==> ember: inputs <==
## FIR_low_pass_filter
module FIR_low_pass_filter(
	input clk,
	input rst,
	input [7:0]FIR_IN,
	output reg [16:0]FIR_OUT
);
make LEC_CHECK=0 CAP_MARGIN=0 CORE_ASPECT_RATIO=0.93 CORE_MARGIN=2 CORE_UTILIZATION=72 CTS_CLUSTER_DIAMETER=390 CTS_CLUSTER_SIZE=49 HOLD_SLACK_MARGIN=0.29 PLACE_DENSITY_LB_ADDON=0.0 SETUP_SLACK_MARGIN=0.34 SLEW_MARGIN=20 TNS_END_PERCENT=5 finish   # period 3.77 ns
run.sh (not shown) runs the stock make flow with config.mk's settings and CLKGATE_MAP_FILE=.
==> sierra: changes against ember <==
==> flow/config.mk (replaced) <==
export PLATFORM = sky130hd
export DESIGN_NAME = FIR_low_pass_filter
export DESIGN_NICKNAME = FIR_low_pass_filter
export VERILOG_FILES = /design/flow/design.v
export SDC_FILE = /design/flow/constraint.sdc
export NUM_CORES = 4
export LEC_CHECK = 0
export CAP_MARGIN = 20
export CORE_MARGIN = 2
export CORE_UTILIZATION = 72
export CTS_CLUSTER_DIAMETER = 391
export CTS_CLUSTER_SIZE = 98
export SLEW_MARGIN = 20
==> flow/constraint.sdc (replaced) <==
create_clock -name core_clock -period 7.0 [get_ports {clk}]
set_input_delay 1.4000 -clock core_clock [delete_from_list [all_inputs] [get_ports {clk}]]
set_output_delay 1.4000 -clock core_clock [all_outputs]
set_load 0.01 [all_outputs]
==> juniper: changes against ember <==
--- a/flow/config.mk
+++ b/flow/config.mk
@@ -7,3 +7,3 @@
 export LEC_CHECK = 0
-export CAP_MARGIN = 0
+export CAP_MARGIN = 20
 export CORE_ASPECT_RATIO = 0.93
@@ -15,3 +15,3 @@
 export PLACE_DENSITY_LB_ADDON = 0.0
-export SETUP_SLACK_MARGIN = 0.34
+export SETUP_SLACK_MARGIN = 1.07
 export SLEW_MARGIN = 20
==> comparison <==
- ember reached the layout checks and failed them: setup timing. sierra produced a clean layout. juniper finished with setup timing left.
- Against sierra, the routed wire length of ember is larger by about 8%.
- The lowest setup slack belongs to juniper, the highest to sierra.
- Clock skew: juniper is lower than sierra (0.0024 ns).
- Die size is the same in ember and juniper.
- Final cell count, lowest first: sierra, juniper, ember.
- In count of clock-buffer cells in the layout, ember and sierra do not differ.
- The highest register-to-register slack belongs to sierra, the lowest to juniper.

==> inputs of job 766 <==
==> flow/design.v <==
module FIR_low_pass_filter(
	input clk,
	input rst,
	input [7:0]FIR_IN,
	output reg [16:0]FIR_OUT
);
reg[7:0] delay_pipeline1;
reg[7:0] delay_pipeline2;
reg[7:0] delay_pipeline3;
reg[7:0] delay_pipeline4;
reg[7:0] delay_pipeline5;
reg[7:0] delay_pipeline6;
reg[7:0] delay_pipeline7;
reg[7:0] delay_pipeline8;
reg[7:0] delay_pipeline9;
wire[7:0] coeff1 = 8'd7;	 
wire[7:0] coeff2 = 8'd5;
wire[7:0] coeff3 = 8'd51;
wire[7:0] coeff4 = 8'd135;
wire[7:0] coeff5 = 8'd179;
wire[7:0] coeff6 = 8'd135;
wire[7:0] coeff7 = 8'd51;
wire[7:0] coeff8 = 8'd5;
wire[7:0] coeff9 = 8'd7;
reg signed [16:0] multi_data1 ; 
reg signed [16:0] multi_data2 ;
reg signed [16:0] multi_data3 ;
reg signed [16:0] multi_data4 ;
reg signed [16:0] multi_data5 ;
reg signed [16:0] multi_data6 ;
reg signed [16:0] multi_data7 ;
reg signed [16:0] multi_data8 ;
reg signed [16:0] multi_data9 ;
always@(posedge clk or negedge rst)
if(!rst)
begin
	delay_pipeline1 <= 8'b0 ;
	delay_pipeline2 <= 8'b0 ;
	delay_pipeline3 <= 8'b0 ;
	delay_pipeline4 <= 8'b0 ;
	delay_pipeline5 <= 8'b0 ;
	delay_pipeline6 <= 8'b0 ;
	delay_pipeline7 <= 8'b0 ;
	delay_pipeline8 <= 8'b0 ;
	delay_pipeline9 <= 8'b0 ;
end
else
begin
	delay_pipeline1 <= FIR_IN;
	delay_pipeline2 <= delay_pipeline1 ;
	delay_pipeline3 <= delay_pipeline2 ;
	delay_pipeline4 <= delay_pipeline3 ;
	delay_pipeline5 <= delay_pipeline4 ;
	delay_pipeline6 <= delay_pipeline5 ;
	delay_pipeline7 <= delay_pipeline6 ;
	delay_pipeline8 <= delay_pipeline7 ;
	delay_pipeline9 <= delay_pipeline8 ;
end
always@(posedge clk or negedge rst)  
	if(!rst)
		multi_data1 <= 17'b0 ;
	else
		multi_data1 <= delay_pipeline1*coeff1 ;
always@(posedge clk or negedge rst)  
	if(!rst)
		multi_data2 <= 17'b0 ;
	else
		multi_data2 <= delay_pipeline2*coeff2 ;
always@(posedge clk or negedge rst)  
	if(!rst)
		multi_data3 <= 17'b0 ;
	else
		multi_data3 <= delay_pipeline3*coeff3 ;
always@(posedge clk or negedge rst)  
	if(!rst)
		multi_data4 <= 17'b0 ;
	else
		multi_data4 <= delay_pipeline4*coeff4 ;
always@(posedge clk or negedge rst)  
	if(!rst)
		multi_data5 <= 17'b0 ;
	else
		multi_data5 <= delay_pipeline5*coeff5 ;
always@(posedge clk or negedge rst)  
	if(!rst)
		multi_data6 <= 17'b0 ;
	else
		multi_data6 <= delay_pipeline6*coeff6 ;
always@(posedge clk or negedge rst)  
	if(!rst)
		multi_data7 <= 17'b0 ;
	else
		multi_data7 <= delay_pipeline7*coeff7 ;
always@(posedge clk or negedge rst)  
	if(!rst)
		multi_data8 <= 17'b0 ;
	else
		multi_data8 <= delay_pipeline8*coeff8 ;
always@(posedge clk or negedge rst)  
	if(!rst)
		multi_data9 <= 17'b0 ;
	else
		multi_data9 <= delay_pipeline9*coeff9 ;
always@(posedge clk or negedge rst)
	if(!rst)
		FIR_OUT <= 16'b0 ;
	else
		FIR_OUT <= multi_data1 + multi_data2 + multi_data3 + multi_data4 +multi_data5 + multi_data6 + multi_data7 + multi_data8 + multi_data9 ;
endmodule
==> flow/run.sh <==
#!/bin/bash
# the make line also repeats each setting of config.mk as NAME=value (left out here)
make -C /OpenROAD-flow-scripts/flow DESIGN_CONFIG=/design/flow/config.mk WORK_HOME=/design/flow/orfs CLKGATE_MAP_FILE= finish
==> flow/config.mk <==
export PLATFORM = sky130hd
export DESIGN_NAME = FIR_low_pass_filter
export DESIGN_NICKNAME = FIR_low_pass_filter
export VERILOG_FILES = /design/flow/design.v
export SDC_FILE = /design/flow/constraint.sdc
export NUM_CORES = 4
export LEC_CHECK = 0
export ABC_AREA = 1
export CAP_MARGIN = 20
export CORE_MARGIN = 2
export CORE_UTILIZATION = 72
export CTS_CLUSTER_DIAMETER = 191
export CTS_CLUSTER_SIZE = 71
export PLACE_DENSITY_LB_ADDON = 0.2
export SETUP_SLACK_MARGIN = 0.37
export SLEW_MARGIN = 20
==> flow/constraint.sdc <==
create_clock -name core_clock -period 3.42 [get_ports {clk}]
set_input_delay 0.6840 -clock core_clock [delete_from_list [all_inputs] [get_ports {clk}]]
set_output_delay 0.6840 -clock core_clock [all_outputs]
set_load 0.01 [all_outputs]
==> job 1261: changes against job 766 <==
ABC_AREA = default   (was 1)
CTS_CLUSTER_DIAMETER = default   (was 191)
CTS_CLUSTER_SIZE = 31   (was 71)
PLACE_DENSITY_LB_ADDON = 0.0   (was 0.2)
SETUP_SLACK_MARGIN = 0.88   (was 0.37)
==> flow/constraint.sdc (replaced) <==
create_clock -name core_clock -period 3.05 [get_ports {clk}]
set_input_delay 0.6100 -clock core_clock [delete_from_list [all_inputs] [get_ports {clk}]]
set_output_delay 0.6100 -clock core_clock [all_outputs]
set_load 0.01 [all_outputs]
==> results <==
| item | job 1261 | job 766 |
|---|---|---|
| Run status | stopped before the end | failed layout checks |
| Last stage reached | 5_1_grt | - |
| Reasons for failing layout checks | - | negative setup slack |
| Number of placed instances, taps included | 1703 | 1946 |
| Yosys xor share | 5.01% | 3.35% |
| Number of setup buffers added after CTS | 56 | 8 |
| Number of core rows | 51 | 53 |
| Count of cells resized by post-cts repair | 204 | 82 |
| Dpl ws | -1.17 ns | -0.316 ns |
| Area of the core region | 19700 sq um | 21000 sq um |
| Distinct lib cells used | 48 | 27 |
| Largest type area fraction | 34.3% | 32.2% |
| Ys cells | 1265 | 1611 |
| Mux cell area share | 0.0689% | 0% |
| Synth Net Count | 1664 | 2010 |
| Placer Congestion | 0.913 | 0.897 |
| Placed Area | 16700 sq um | 16500 sq um |
| Portion of the post-synthesis area used by sequential elements | 34.3% | 32.2% |
| Simple-gate area share of the yosys netlist | 3.60% | 12.4% |
| Post-Syn Area per Cell | 11.5 sq um | 9.59 sq um |
| Die extent in x | 146 microns | 150 microns |
| Post-Synthesis Cells | 1265 | 1611 |
| DP Wirelength | 27.2 mm | 28.4 mm |
| Floorplan utilization | 73.9% | 73.5% |
| Die span in y | 146 microns | 150 microns |

==> run a <==
Starts from the design.v that is shown in full above.
Settings: LEC_CHECK=0, CAP_MARGIN=20, CORE_MARGIN=2, CORE_UTILIZATION=55, CTS_CLUSTER_DIAMETER=331, CTS_CLUSTER_SIZE=95, PLACE_DENSITY=0.42, SLEW_MARGIN=20, TNS_END_PERCENT=15; clock period 7.0 ns.
==> inputs of run b, as changes to run a <==
CORE_UTILIZATION = 72   (was 55)
CTS_CLUSTER_DIAMETER = not set   (was 331)
CTS_CLUSTER_SIZE = not set   (was 95)
PLACE_DENSITY = not set   (was 0.42)
TNS_END_PERCENT = not set   (was 15)
==> flow/constraint.sdc (replaced) <==
create_clock -name core_clock -period 3.05 [get_ports {clk}]
set_input_delay 0.6100 -clock core_clock [delete_from_list [all_inputs] [get_ports {clk}]]
set_output_delay 0.6100 -clock core_clock [all_outputs]
set_load 0.01 [all_outputs]
==> inputs of run c, as changes to run a <==
CORE_UTILIZATION = 71   (was 55)
CTS_CLUSTER_DIAMETER = 372   (was 331)
CTS_CLUSTER_SIZE = not set   (was 95)
PLACE_DENSITY = not set   (was 0.42)
TNS_END_PERCENT = not set   (was 15)
==> flow/constraint.sdc (replaced) <==
create_clock -name core_clock -period 11.1 [get_ports {clk}]
set_input_delay 2.2200 -clock core_clock [delete_from_list [all_inputs] [get_ports {clk}]]
set_output_delay 2.2200 -clock core_clock [all_outputs]
set_load 0.01 [all_outputs]
==> comparison <==
Run c produced a clean layout. Run b reached the layout checks and failed them: negative setup slack. Run a completed with no timing, DRC or antenna violations. First-iteration DRC count: run b > run c > run a. Of run a and run c, run a has the higher count of clock-buffer cells in the layout (gap 1). The lowest clock skew belongs to run c, the highest to run a. In run c the non-clock buffer count is lower than in run b, by 220. Core utilization: run a is lower than run b (36 points). Worst setup slack: run c > run a > run b.

==> inputs of job 9687 <==
Starts from the design.v that is shown in full above.
make LEC_CHECK=0 ABC_AREA=1 CAP_MARGIN=20 CORE_MARGIN=2 CORE_UTILIZATION=72 CTS_CLUSTER_DIAMETER=206 CTS_CLUSTER_SIZE=15 PLACE_DENSITY_LB_ADDON=0.09 SLEW_MARGIN=20 finish   # period 3.19 ns
==> job 2893 (differences from job 9687) <==
Settings changed: ABC_AREA 1 to not set, CTS_CLUSTER_DIAMETER 206 to not set, CTS_CLUSTER_SIZE 15 to not set, PLACE_DENSITY_LB_ADDON 0.09 to not set, SETUP_SLACK_MARGIN set to -0.23.
==> flow/constraint.sdc (replaced) <==
create_clock -name core_clock -period 3.49 [get_ports {clk}]
set_input_delay 0.6980 -clock core_clock [delete_from_list [all_inputs] [get_ports {clk}]]
set_output_delay 0.6980 -clock core_clock [all_outputs]
set_load 0.01 [all_outputs]
==> job 3233 (differences from job 9687) <==
Settings changed: ABC_AREA 1 to not set, CORE_UTILIZATION 72 to 40, CTS_CLUSTER_DIAMETER 206 to not set, CTS_CLUSTER_SIZE 15 to not set, PLACE_DENSITY_LB_ADDON 0.09 to not set.
==> flow/constraint.sdc (replaced) <==
create_clock -name core_clock -period 4.56 [get_ports {clk}]
set_input_delay 0.9120 -clock core_clock [delete_from_list [all_inputs] [get_ports {clk}]]
set_output_delay 0.9120 -clock core_clock [all_outputs]
set_load 0.01 [all_outputs]
==> summary of the runs <==
- Job 2893 finished with setup timing left. Job 3233 went through all stages and came out clean. Job 9687 finished but failed the layout checks on setup timing.
- Cell count, highest first: job 9687, job 3233, job 2893.
- The lowest worst hold slack belongs to job 9687, the highest to job 3233.
- Worst setup slack: job 9687 < job 2893 < job 3233.
- Of job 3233 and job 9687, job 9687 has the higher via count (gap about 26%, measured against job 9687).
- Of job 9687 and job 3233, job 3233 has the higher critical path depth (gap 2).
- Core utilization, highest first: job 9687, job 2893, job 3233.

==> inputs of 02-10 <==
RTL: the design.v shown in full above, as it stands there.
make LEC_CHECK=0 CAP_MARGIN=20 CORE_MARGIN=2 CORE_UTILIZATION=72 PLACE_DENSITY=0.35 SETUP_SLACK_MARGIN=0.88 SLEW_MARGIN=20 finish   # period 3.05 ns
==> 10-23: changes against 02-10 <==
--- a/flow/config.mk
+++ b/flow/config.mk
@@ -8,6 +8,4 @@
 export CAP_MARGIN = 20
 export CORE_MARGIN = 2
-export CORE_UTILIZATION = 72
-export PLACE_DENSITY = 0.35
-export SETUP_SLACK_MARGIN = 0.88
+export CORE_UTILIZATION = 40
 export SLEW_MARGIN = 20
==> flow/constraint.sdc (replaced) <==
create_clock -name core_clock -period 7.0 [get_ports {clk}]
set_input_delay 1.4000 -clock core_clock [delete_from_list [all_inputs] [get_ports {clk}]]
set_output_delay 1.4000 -clock core_clock [all_outputs]
set_load 0.01 [all_outputs]
==> results <==
10-23 finished with timing, DRC and antenna clean. 02-10 did not get past global routing, error DPL-0038. Synthesized area is the same in 10-23 and 02-10. In 10-23 the die size is higher than in 02-10, by 78%. Synthesized cell count is the same in 02-10 and 10-23.

==> job 9571 <==
RTL: the design.v shown in full above, as it stands there.
clock: 3.77 ns
lec_check: 0
cap_margin: 20
core_aspect_ratio: 0.93
core_margin: 2
core_utilization: 72
cts_cluster_diameter: 390
cts_cluster_size: 49
hold_slack_margin: 0.29
place_density_lb_addon: 0.0
setup_slack_margin: 1.07
slew_margin: 5
tns_end_percent: 5
==> inputs of job 8695, as changes to job 9571 <==
ABC_AREA = 1   (was default)
CORE_ASPECT_RATIO = default   (was 0.93)
CTS_CLUSTER_DIAMETER = default   (was 390)
CTS_CLUSTER_SIZE = default   (was 49)
HOLD_SLACK_MARGIN = default   (was 0.29)
PLACE_DENSITY_LB_ADDON = 0.19   (was 0.0)
SETUP_SLACK_MARGIN = 1.14   (was 1.07)
SLEW_MARGIN = 20   (was 5)
TNS_END_PERCENT = default   (was 5)
==> flow/constraint.sdc (replaced) <==
create_clock -name core_clock -period 3.84 [get_ports {clk}]
set_input_delay 0.7680 -clock core_clock [delete_from_list [all_inputs] [get_ports {clk}]]
set_output_delay 0.7680 -clock core_clock [all_outputs]
set_load 0.01 [all_outputs]
==> flow_metrics.py <==
# Synthesis and PnR figures
metrics = {
    "sta": {
        "worst_slack_ns": -0.5716,
        "slew_headroom": 0.5849,
        "finalSetupViolations": 10,
    },
    "cts": {
        "cts_resized": 161,
    },
    "synth": {
        "synth_cell_types": 48,
        "ys_top_cells_by_count": "inv_1 (308), ha_1 (239), dfrtp_1 (199)",
        "ys_top_cells_by_area": "dfrtp_1 (34%), fa_1 (21%), ha_1 (21%), inv_1 (8.0%), xnor2_1 (3.9%)",
        "netlist_area_mm2": 0.01452,
    },
    "floorplan": {
        "taps": 260,
    },
    "route": {
        "wl_met2_um": 18500,
        "dr.max_layer_used": "met4",
        "wl_per_cell_um": 22.56,
        "vias": 9661,
        "via_per_inst": 5.923,
    },
    "critical_path": {
        "ff2ff_path_depth": 17,
    },
    "cells_and_area": {
        "inverters_excl_clock": 308,
    },
    "run_status": {
        "violations": "negative setup slack",
        "status": "complete, but fails checks",
    },
    "place": {
        "gp_congestion": 0.8977,
    },
}
# the run above: job 9571

==> flow_metrics.py <==
# Synthesis and PnR figures
metrics = {
    "run_status": {
        "status": "complete, but fails checks",
        "violations": "negative setup slack",
    },
    "floorplan": {
        "taps": 275,
    },
    "critical_path": {
        "ff2ff_setup_slack_ns": -0.30,
        "ff2ff_path_depth": 16,
    },
    "place": {
        "gp_congestion": 0.9251,
    },
    "synth": {
        "ys_area_mm2": 0.01544,
        "top_area_cell": "dfrtp_1",
        "netlist_area_mm2": 0.01544,
    },
    "route": {
        "wl_per_cell_um": 28.28,
        "dr.max_layer_used": "met5",
        "totalWireLength_um": 57290,
        "via_per_inst": 6.739,
        "wl_met2_um": 26290,
        "vias": 13650,
    },
    "cells_and_area": {
        "inverters_excl_clock": 416,
    },
    "sta": {
        "worst_slack_ns": -0.2959,
        "finalSetupViolations": 7,
    },
    "cts": {
        "cts_resized": 241,
    },
}
# the run above: job 8695

